==> trial 83 <==
// complex_mean_square
module complex_mean_square (
    input wire i_clk,
    input wire i_arst,
    input wire i_en,
    input wire [2:0] i_log2_samples,
    input wire        i_valid,
    input wire [31:0] i_y,
    input wire [31:0] i_y_hat,
    output reg        o_valid,
    output reg [63:0] o_data
);
clock: 9.57 ns
lec_check: 0
cap_margin: 20
core_margin: 2
core_utilization: 72
hold_slack_margin: -0.08
max_routing_layer: met4
slew_margin: 20
run.sh (not shown) runs the stock make flow with config.mk's settings and CLKGATE_MAP_FILE=.
==> inputs of build 46, as changes to trial 83 <==
--- a/flow/config.mk
+++ b/flow/config.mk
@@ -9,5 +9,4 @@
 export CORE_MARGIN = 2
 export CORE_UTILIZATION = 72
-export HOLD_SLACK_MARGIN = -0.08
 export MAX_ROUTING_LAYER = met4
 export SLEW_MARGIN = 20
==> flow/constraint.sdc (replaced) <==
create_clock -name core_clock -period 10.3 [get_ports {i_clk}]
set_input_delay 2.0600 -clock core_clock [delete_from_list [all_inputs] [get_ports {i_clk}]]
set_output_delay 2.0600 -clock core_clock [all_outputs]
set_load 0.01 [all_outputs]
==> results_dict.tcl <==
# flow metrics
set metrics [dict create \
    so_faults "setup timing" \
    grtUsageTotal 0.494 \
    layout_setup_ws_ps -1180 \
    status "failed layout checks" \
    postCtsSetupBuffers 35 \
    post_dp_cell_area_um2 43700 \
    dpl.hpwl_um 97200 \
    grt_use_met1 0.556 \
    place_congestion 0.989 \
    tap_cells 672 \
    cts_resized 161 \
    setup_viol 29 \
    place_ws_ps -1890 \
    grtUsageMet3 0.112 \
]
The numbers above come from build 46.

==> results_dict.tcl <==
# metrics dict for downstream scripts
set metrics [dict create \
    port_buffers 135 \
    grtUsageTotal 0.741 \
    grtUsageMet3 0.560 \
    error "[ERROR GRT-0232] Routing congestion too high. Check the congestion heatmap in the GUI." \
    place_ws_ps -2450 \
    synth.top_cell.area_share 0.447 \
    postCtsSetupBuffers 46 \
    place_congestion 0.999 \
    dpl.hpwl_um 98700 \
    ys_seq_share 0.0591 \
    failed_stage "global routing (5_1_grt)" \
    status "did not finish" \
    cts_resized 210 \
    grt_use_met1 0.733 \
]
The numbers above come from trial 83.


========
==> run M <==
complex_mean_square again, from the RTL that the note above started with.
// complex_mean_square
module complex_mean_square (
    input wire i_clk,
    input wire i_arst,
    input wire i_en,
    input wire [2:0] i_log2_samples,
    input wire        i_valid,
    input wire [31:0] i_y,
    input wire [31:0] i_y_hat,
    output reg        o_valid,
    output reg [63:0] o_data
);
Settings: LEC_CHECK=0, ABC_AREA=1, CAP_MARGIN=20, CELL_PAD_IN_SITES_DETAIL_PLACEMENT=0, CORE_MARGIN=2, CORE_UTILIZATION=72, CTS_CLUSTER_DIAMETER=91, CTS_CLUSTER_SIZE=15, GPL_TIMING_DRIVEN=1, PLACE_DENSITY=0.8, SETUP_SLACK_MARGIN=1.57, SLEW_MARGIN=40, TNS_END_PERCENT=20; clock period 5.18 ns.
==> inputs of run Z, as changes to run M <==
==> flow/config.mk (replaced) <==
export PLATFORM = sky130hd
export DESIGN_NAME = complex_mean_square
export DESIGN_NICKNAME = complex_mean_square
export VERILOG_FILES = /design/flow/design.v
export SDC_FILE = /design/flow/constraint.sdc
export NUM_CORES = 4
export LEC_CHECK = 0
export CAP_MARGIN = 20
export CELL_PAD_IN_SITES_DETAIL_PLACEMENT = 0
export CORE_MARGIN = 2
export CORE_UTILIZATION = 57
export GPL_TIMING_DRIVEN = 1
export PLACE_DENSITY_LB_ADDON = 0.02
export SETUP_SLACK_MARGIN = 1.57
export SLEW_MARGIN = 40
export TNS_END_PERCENT = 20
==> flow/constraint.sdc (replaced) <==
create_clock -name core_clock -period 7.64 [get_ports {i_clk}]
set_input_delay 1.5280 -clock core_clock [delete_from_list [all_inputs] [get_ports {i_clk}]]
set_output_delay 1.5280 -clock core_clock [all_outputs]
set_load 0.01 [all_outputs]
==> qor summary <==
| item | run M | run Z |
|---|---|---|
| Result of the run | did not finish | complete, but fails checks |
| Last stage reached | 5_1_grt | - |
| Reasons for failing layout checks | - | setup timing |
| Std-Cell Core Area | 52,400 um^2 | 64,200 um^2 |
| Cells in synth_stat.txt | 4,822 | 4,072 |
| FA/HA/MAJ Cells, Area Fraction | 53.7% | 55.5% |
| Post-detailed-placement half-perimeter wirelength | 124,000 um | 91,500 um |
| Die Outline Area | 54,700 um^2 | 66,700 um^2 |
| Yosys xor share | 1.86% | 3.60% |
| Post-CTS sizing | 617 | 185 |
| Top area contributor share | 43.3% | 44.7% |
| Chip Height | 234 um | 258 um |
| Total number of placement rows | 84 | 93 |
| Place WS | -5.00 ns | -3.91 ns |
| Fraction of the yosys area taken by sequential cells | 5.72% | 5.91% |
| DIE WIDTH | 234 um | 258 um |
| Area figure in the yosys stat output | 38,100 um^2 | 36,900 um^2 |
| Complex Gates by Area | 7.53% | 8.38% |
| Placed instance count | 6,251 | 5,567 |
| Area of the mapped netlist | 38,100 um^2 | 36,900 um^2 |
| Mapped Nets | 6,034 | 5,284 |
| Number of standard cells after synthesis | 4,822 | 4,072 |
| Post-synth mux share | 0.105% | 3.72% |

========
==> willow: inputs <==
Starting RTL as in the previous note.
Settings: LEC_CHECK=0, CAP_MARGIN=20, CELL_PAD_IN_SITES_DETAIL_PLACEMENT=2, CORE_MARGIN=9, CORE_UTILIZATION=31, GPL_ROUTABILITY_DRIVEN=0, GPL_TIMING_DRIVEN=1, PLACE_DENSITY_LB_ADDON=0.02, SETUP_SLACK_MARGIN=0.7, SLEW_MARGIN=40, TNS_END_PERCENT=20; clock period 7.64 ns.
==> inputs of onyx, as changes to willow <==
CORE_UTILIZATION = 40   (was 31)
GPL_TIMING_DRIVEN = unset   (was 1)
MIN_ROUTING_LAYER = met2   (was unset)
PLACE_DENSITY_LB_ADDON = 0.09   (was 0.02)
SETUP_SLACK_MARGIN = 1.52   (was 0.7)
SLEW_MARGIN = 15   (was 40)
TNS_END_PERCENT = 25   (was 20)
==> flow/constraint.sdc (replaced) <==
create_clock -name core_clock -period 13.5 [get_ports {i_clk}]
set_input_delay 2.7000 -clock core_clock [delete_from_list [all_inputs] [get_ports {i_clk}]]
set_output_delay 2.7000 -clock core_clock [all_outputs]
set_load 0.01 [all_outputs]
==> inputs of ember, as changes to willow <==
CELL_PAD_IN_SITES_DETAIL_PLACEMENT = unset   (was 2)
CORE_MARGIN = 2   (was 9)
CORE_UTILIZATION = 72   (was 31)
CTS_CLUSTER_SIZE = 98   (was unset)
GPL_ROUTABILITY_DRIVEN = unset   (was 0)
GPL_TIMING_DRIVEN = unset   (was 1)
PLACE_DENSITY_LB_ADDON = unset   (was 0.02)
SETUP_SLACK_MARGIN = unset   (was 0.7)
SLEW_MARGIN = 20   (was 40)
TNS_END_PERCENT = 10   (was 20)
==> flow/constraint.sdc (replaced) <==
create_clock -name core_clock -period 9.82 [get_ports {i_clk}]
set_input_delay 1.9640 -clock core_clock [delete_from_list [all_inputs] [get_ports {i_clk}]]
set_output_delay 1.9640 -clock core_clock [all_outputs]
set_load 0.01 [all_outputs]
==> results <==
quantity                                                                       onyx                       ember                      willow
Result of the run                                           complete, no violations  complete, but fails checks  complete, but fails checks
Reasons for failing layout checks                                                 -                setup timing                setup timing
Met1 track demand over resource                                                  0%                      55.28%                      29.25%
Setup bufs post-CTS                                                              51                          27                          27
HPWL after DPL                                                            115000 um                    98210 um                   125200 um
Final critical-path setup slack                                            1.036 ns                   -1.667 ns                   -3.073 ns
Effective utilization at floorplan                                           40.65%                      73.19%                      31.22%
Violation count after the first detailed-routing iteration                     8567                        3668                         966
Global-route track usage on met2                                             52.56%                      76.52%                      40.11%
Combinational share of cell area                                             74.49%                      69.35%                      66.90%
Area growth syn-to-layout                                                    14.78%                      23.68%                      29.79%
Required arrival time at the worst endpoint                                13.84 ns                    10.06 ns                     7.97 ns
Flop share of the area                                                       5.153%                      4.783%                      4.557%
Via count of the first global-routing pass                                    51460                       36490                       36480
Comb. cell area                                                        0.03153 mm^2                0.03162 mm^2                0.03201 mm^2
Non-clk buf share                                                            7.247%                      15.20%                      16.06%
Setup slack at placement                                                 -0.3503 ns                   -2.228 ns                   -4.088 ns
Met3 usage                                                                   54.62%                      10.81%                      1.720%
R2R Path End                                                             o_data[31]                  o_data[25]                  o_data[31]
Setup slack of the worst register-to-register path                          6.57 ns                     3.13 ns                     0.84 ns
Uppermost routed layer                                                         met5                        met5                        met4
Worst stage delay on the critical path                                      0.61 ns                     0.74 ns                     0.56 ns

========
==> v25: inputs <==
Starting RTL as in the previous note.
Design complex_mean_square, start of the top module:
module complex_mean_square (
    input wire i_clk,
    input wire i_arst,
    input wire i_en,
    input wire [2:0] i_log2_samples,
    input wire        i_valid,
    input wire [31:0] i_y,
    input wire [31:0] i_y_hat,
    output reg        o_valid,
    output reg [63:0] o_data
);
    wire [31:0] y_diff_w;
    wire [63:0] sq_diff_complex_w;
    wire        sq_diff_valid_w;
    wire [63:0] sum_res_w;
    wire [8:0]  num_samples_w = 1 << i_log2_samples;
    reg [8:0]  sample_rx_cnt_r;
    reg [8:0]  sample_proc_cnt_r;
    reg [1:0]  state_r, next_state_r;
    localparam S_IDLE      = 2'b00;
    localparam S_INIT      = 2'b01;
    localparam S_COMPUTING = 2'b10;
    localparam S_FINALIZE  = 2'b11;
    complex_adder_subtractor #(.WIDTH(32)) y_difference_module (
        .a(i_y),
        .b(i_y_hat),
        .addNotSub(1'b0),
        .result(y_diff_w)
    );
    complex_multiplier cpow_calculator (
        .a(y_diff_w),
        .b(y_diff_w),
        .result(sq_diff_complex_w)
    );
    assign sq_diff_valid_w = i_valid;
    complex_adder_subtractor #(.WIDTH(64)) square_sum (
        .a(o_data),  
        .b(sq_diff_complex_w),
        .addNotSub(1'b1),
        .result(sum_res_w)
    );
    always @(posedge i_clk or posedge i_arst) begin
        if (i_arst)
            state_r <= S_IDLE;
        else
            state_r <= next_state_r;
    end
    always @(*) begin
        next_state_r = state_r;
        case (state_r)
            S_IDLE:      if (i_en) next_state_r = S_INIT;
            S_INIT:      next_state_r = S_COMPUTING;
            S_COMPUTING: if (sample_rx_cnt_r == num_samples_w && sample_proc_cnt_r == num_samples_w)
                             next_state_r = S_FINALIZE;
            S_FINALIZE:  next_state_r = S_IDLE;
            default:     next_state_r = S_IDLE;
        endcase
    end
    always @(posedge i_clk or posedge i_arst) begin
        if (i_arst) begin
            o_valid           <= 1'b0;
            o_data            <= 64'b0;
            sample_rx_cnt_r   <= 9'b0;
            sample_proc_cnt_r <= 9'b0;
        end else begin
            o_valid <= 1'b0;  
            case (state_r)
                S_INIT: begin
                    o_data            <= 64'b0;
                    sample_rx_cnt_r   <= 9'b0;
                    sample_proc_cnt_r <= 9'b0;
                end
  ...
==> flow/config.mk <==
export PLATFORM = sky130hd
export DESIGN_NAME = complex_mean_square
export DESIGN_NICKNAME = complex_mean_square
export VERILOG_FILES = /design/flow/design.v
export SDC_FILE = /design/flow/constraint.sdc
export NUM_CORES = 4
export LEC_CHECK = 0
export ABC_AREA = 1
export CAP_MARGIN = 20
export CORE_ASPECT_RATIO = 0.68
export CORE_MARGIN = 2
export CORE_UTILIZATION = 72
export CTS_CLUSTER_DIAMETER = 192
export CTS_CLUSTER_SIZE = 14
export HOLD_SLACK_MARGIN = 0.3
export PLACE_DENSITY = 0.38
export SETUP_SLACK_MARGIN = -0.38
export SLEW_MARGIN = 40
==> flow/constraint.sdc <==
create_clock -name core_clock -period 5.59 [get_ports {i_clk}]
set_input_delay 1.1180 -clock core_clock [delete_from_list [all_inputs] [get_ports {i_clk}]]
set_output_delay 1.1180 -clock core_clock [all_outputs]
set_load 0.01 [all_outputs]
==> inputs of v6, as changes to v25 <==
ABC_AREA = not set   (was 1)
CORE_ASPECT_RATIO = not set   (was 0.68)
CORE_UTILIZATION = 63   (was 72)
CTS_CLUSTER_DIAMETER = not set   (was 192)
CTS_CLUSTER_SIZE = 15   (was 14)
HOLD_SLACK_MARGIN = not set   (was 0.3)
PLACE_DENSITY = not set   (was 0.38)
SETUP_SLACK_MARGIN = not set   (was -0.38)
SLEW_MARGIN = 20   (was 40)
TNS_END_PERCENT = 25   (was not set)
==> flow/constraint.sdc (replaced) <==
create_clock -name core_clock -period 13.5 [get_ports {i_clk}]
set_input_delay 2.7000 -clock core_clock [delete_from_list [all_inputs] [get_ports {i_clk}]]
set_output_delay 2.7000 -clock core_clock [all_outputs]
set_load 0.01 [all_outputs]
==> impl_metrics.env <==
# yosys + openroad results
export IMPL_cts_setup_buffers=0
export IMPL_fp_util=0.6378
export IMPL_status="no timing/DRC/antenna violations"
export IMPL_rows=88
export IMPL_grt_use_met3=0.06242
export IMPL_netlist_instances=4072
The numbers above come from v6.

==> impl_metrics.env <==
# flow metrics
export IMPL_status="did not finish"
export IMPL_failed_stage="5_1_grt"
export IMPL_firstError="[ERROR GRT-0116] Global routing finished with congestion. Check the congestion regions in the DRC Viewer."
export IMPL_netlist_instances=4822
export IMPL_grt_use_met3=0.8370
The numbers above come from v25.


========
==> job 7233: inputs <==
==> flow/design.v <==
module complex_adder_subtractor #(
    parameter WIDTH=32
) (
    input [WIDTH-1:0] a,
    input [WIDTH-1:0] b,
    input addNotSub,
    output reg [WIDTH-1:0] result
);
    always @(*) begin
        if (addNotSub) begin
            result[WIDTH-1:WIDTH/2] = a[WIDTH-1:WIDTH/2] + b[WIDTH-1:WIDTH/2];
            result[WIDTH/2-1:0] = a[WIDTH/2-1:0] + b[WIDTH/2-1:0];
        end else begin
            result[WIDTH-1:WIDTH/2] = a[WIDTH-1:WIDTH/2] - b[WIDTH-1:WIDTH/2];
            result[WIDTH/2-1:0] = a[WIDTH/2-1:0] - b[WIDTH/2-1:0];
        end
    end
endmodule
module complex_multiplier #(
    parameter WIDTH=32
) (
    input [WIDTH-1:0] a,
    input [WIDTH-1:0] b,
    output [2*WIDTH-1:0] result
);
    wire signed [WIDTH-1:0] a_real = { {(WIDTH/2+1){a[WIDTH/2-1]}}, a[WIDTH/2-1:0] };
    wire signed [WIDTH-1:0] b_real = { {(WIDTH/2+1){b[WIDTH/2-1]}}, b[WIDTH/2-1:0] };
    wire signed [WIDTH-1:0] a_img = { {(WIDTH/2+1){a[WIDTH-1]}}, a[WIDTH-1:WIDTH/2] };
    wire signed [WIDTH-1:0] b_img = { {(WIDTH/2+1){b[WIDTH-1]}}, b[WIDTH-1:WIDTH/2] };
    wire signed [WIDTH-1:0] result_real = a_real * b_real - a_img * b_img;
    wire signed [WIDTH-1:0] result_img = a_real * b_img + a_img * b_real;
    assign result[WIDTH-1:0] = result_real;
    assign result[2*WIDTH-1:WIDTH] = result_img;
endmodule
module complex_mean_square (
    input wire i_clk,
    input wire i_arst,
    input wire i_en,
    input wire [2:0] i_log2_samples,
    input wire        i_valid,
    input wire [31:0] i_y,
    input wire [31:0] i_y_hat,
    output reg        o_valid,
    output reg [63:0] o_data
);
    wire [31:0] y_diff_w;
    wire [63:0] sq_diff_complex_w;
    wire        sq_diff_valid_w;
    wire [63:0] sum_res_w;
    wire [8:0]  num_samples_w = 1 << i_log2_samples;
    reg [8:0]  sample_rx_cnt_r;
    reg [8:0]  sample_proc_cnt_r;
    reg [1:0]  state_r, next_state_r;
    localparam S_IDLE      = 2'b00;
    localparam S_INIT      = 2'b01;
    localparam S_COMPUTING = 2'b10;
    localparam S_FINALIZE  = 2'b11;
    complex_adder_subtractor #(.WIDTH(32)) y_difference_module (
        .a(i_y),
        .b(i_y_hat),
        .addNotSub(1'b0),
        .result(y_diff_w)
    );
    complex_multiplier cpow_calculator (
        .a(y_diff_w),
        .b(y_diff_w),
        .result(sq_diff_complex_w)
    );
    assign sq_diff_valid_w = i_valid;
    complex_adder_subtractor #(.WIDTH(64)) square_sum (
        .a(o_data),  
        .b(sq_diff_complex_w),
        .addNotSub(1'b1),
        .result(sum_res_w)
    );
    always @(posedge i_clk or posedge i_arst) begin
        if (i_arst)
            state_r <= S_IDLE;
        else
            state_r <= next_state_r;
    end
    always @(*) begin
        next_state_r = state_r;
        case (state_r)
            S_IDLE:      if (i_en) next_state_r = S_INIT;
            S_INIT:      next_state_r = S_COMPUTING;
            S_COMPUTING: if (sample_rx_cnt_r == num_samples_w && sample_proc_cnt_r == num_samples_w)
                             next_state_r = S_FINALIZE;
            S_FINALIZE:  next_state_r = S_IDLE;
            default:     next_state_r = S_IDLE;
        endcase
    end
    always @(posedge i_clk or posedge i_arst) begin
        if (i_arst) begin
            o_valid           <= 1'b0;
            o_data            <= 64'b0;
            sample_rx_cnt_r   <= 9'b0;
            sample_proc_cnt_r <= 9'b0;
        end else begin
            o_valid <= 1'b0;  
            case (state_r)
                S_INIT: begin
                    o_data            <= 64'b0;
                    sample_rx_cnt_r   <= 9'b0;
                    sample_proc_cnt_r <= 9'b0;
                end
                S_COMPUTING: begin
                    sample_rx_cnt_r <= sample_rx_cnt_r;
                    sample_proc_cnt_r <= sample_proc_cnt_r;
                    if (i_valid && sample_rx_cnt_r < num_samples_w) begin
                        sample_rx_cnt_r <= sample_rx_cnt_r + 1;
                    end
                    if (sq_diff_valid_w && !(sample_proc_cnt_r == num_samples_w)) begin
                        sample_proc_cnt_r <= sample_proc_cnt_r + 1;
                        o_data <= sum_res_w;
                    end
                end
                S_FINALIZE: begin
					o_valid        <= 1'b1;  
					o_data[31:0]   <= $signed(o_data[31:0]) >>> i_log2_samples;
					o_data[63:32]  <= $signed(o_data[63:32]) >>> i_log2_samples;
                end
            endcase
        end
    end
endmodule
==> flow/run.sh <==
#!/bin/bash
# the make line also repeats each setting of config.mk as NAME=value (left out here)
make -C /OpenROAD-flow-scripts/flow DESIGN_CONFIG=/design/flow/config.mk WORK_HOME=/design/flow/orfs CLKGATE_MAP_FILE= finish
==> flow/config.mk <==
export PLATFORM = sky130hd
export DESIGN_NAME = complex_mean_square
export DESIGN_NICKNAME = complex_mean_square
export VERILOG_FILES = /design/flow/design.v
export SDC_FILE = /design/flow/constraint.sdc
export NUM_CORES = 4
export LEC_CHECK = 0
export CAP_MARGIN = 20
export CORE_MARGIN = 2
export CORE_UTILIZATION = 72
export CTS_CLUSTER_DIAMETER = 211
export CTS_CLUSTER_SIZE = 98
export SETUP_SLACK_MARGIN = -0.62
export SLEW_MARGIN = 20
export TNS_END_PERCENT = 10
==> flow/constraint.sdc <==
create_clock -name core_clock -period 7.85 [get_ports {i_clk}]
set_input_delay 1.5700 -clock core_clock [delete_from_list [all_inputs] [get_ports {i_clk}]]
set_output_delay 1.5700 -clock core_clock [all_outputs]
set_load 0.01 [all_outputs]
==> inputs of job 5053, as changes to job 7233 <==
- CORE_ASPECT_RATIO: not set -> 1.28
- CORE_UTILIZATION: 72 -> 40
- CTS_CLUSTER_DIAMETER: 211 -> not set
- CTS_CLUSTER_SIZE: 98 -> 10
- SETUP_SLACK_MARGIN: -0.62 -> not set
- TNS_END_PERCENT: 10 -> 15
==> flow/constraint.sdc (replaced) <==
create_clock -name core_clock -period 13.5 [get_ports {i_clk}]
set_input_delay 2.7000 -clock core_clock [delete_from_list [all_inputs] [get_ports {i_clk}]]
set_output_delay 2.7000 -clock core_clock [all_outputs]
set_load 0.01 [all_outputs]
==> qor summary <==
| item | job 5053 | job 7233 |
|---|---|---|
| Maximum number of pins on one net before global-route repair | 77 | 86 |
| Min Hold Slack | 476 ps | 479 ps |
| Number of antenna violations at the first check in global routing | 0 | 7 |
| Worst setup margin | 712 ps | -3270 ps |
| Via Count | 28.0k | 34.0k |
| Relative max-transition margin | 33.5% | 22.0% |
| Post-route cell area | 40,400 sq um | 45,400 sq um |
| Critical path destination | o_data[30] | o_data[27] |
| Detailed placement HPWL | 92.3 mm | 98.0 mm |
| Routed wire length | 110 mm | 133 mm |
| Total routing resource utilization after global routing | 24.0% | 49.6% |
| Count of placed standard cells including taps | 5,382 | 5,370 |
| Post-layout period usage of the worst path | 94.7% | 142% |
| Met1 Use GR | 30.6% | 54.4% |
| Global Route met2 Usage | 41.0% | 78.4% |
| Top routing layer in use | met4 | met5 |
| Highest fanout seen on the critical path | 18 | 11 |
| R2r worst-path depth | 20 | 23 |
| Result of the run | complete, no violations | complete, but fails checks |
| Reasons for failing layout checks | - | setup timing |
| Slowest Stage Delay on Critical Path | 550 ps | 900 ps |
| Worst r2r dst | o_data[30] | o_data[25] |
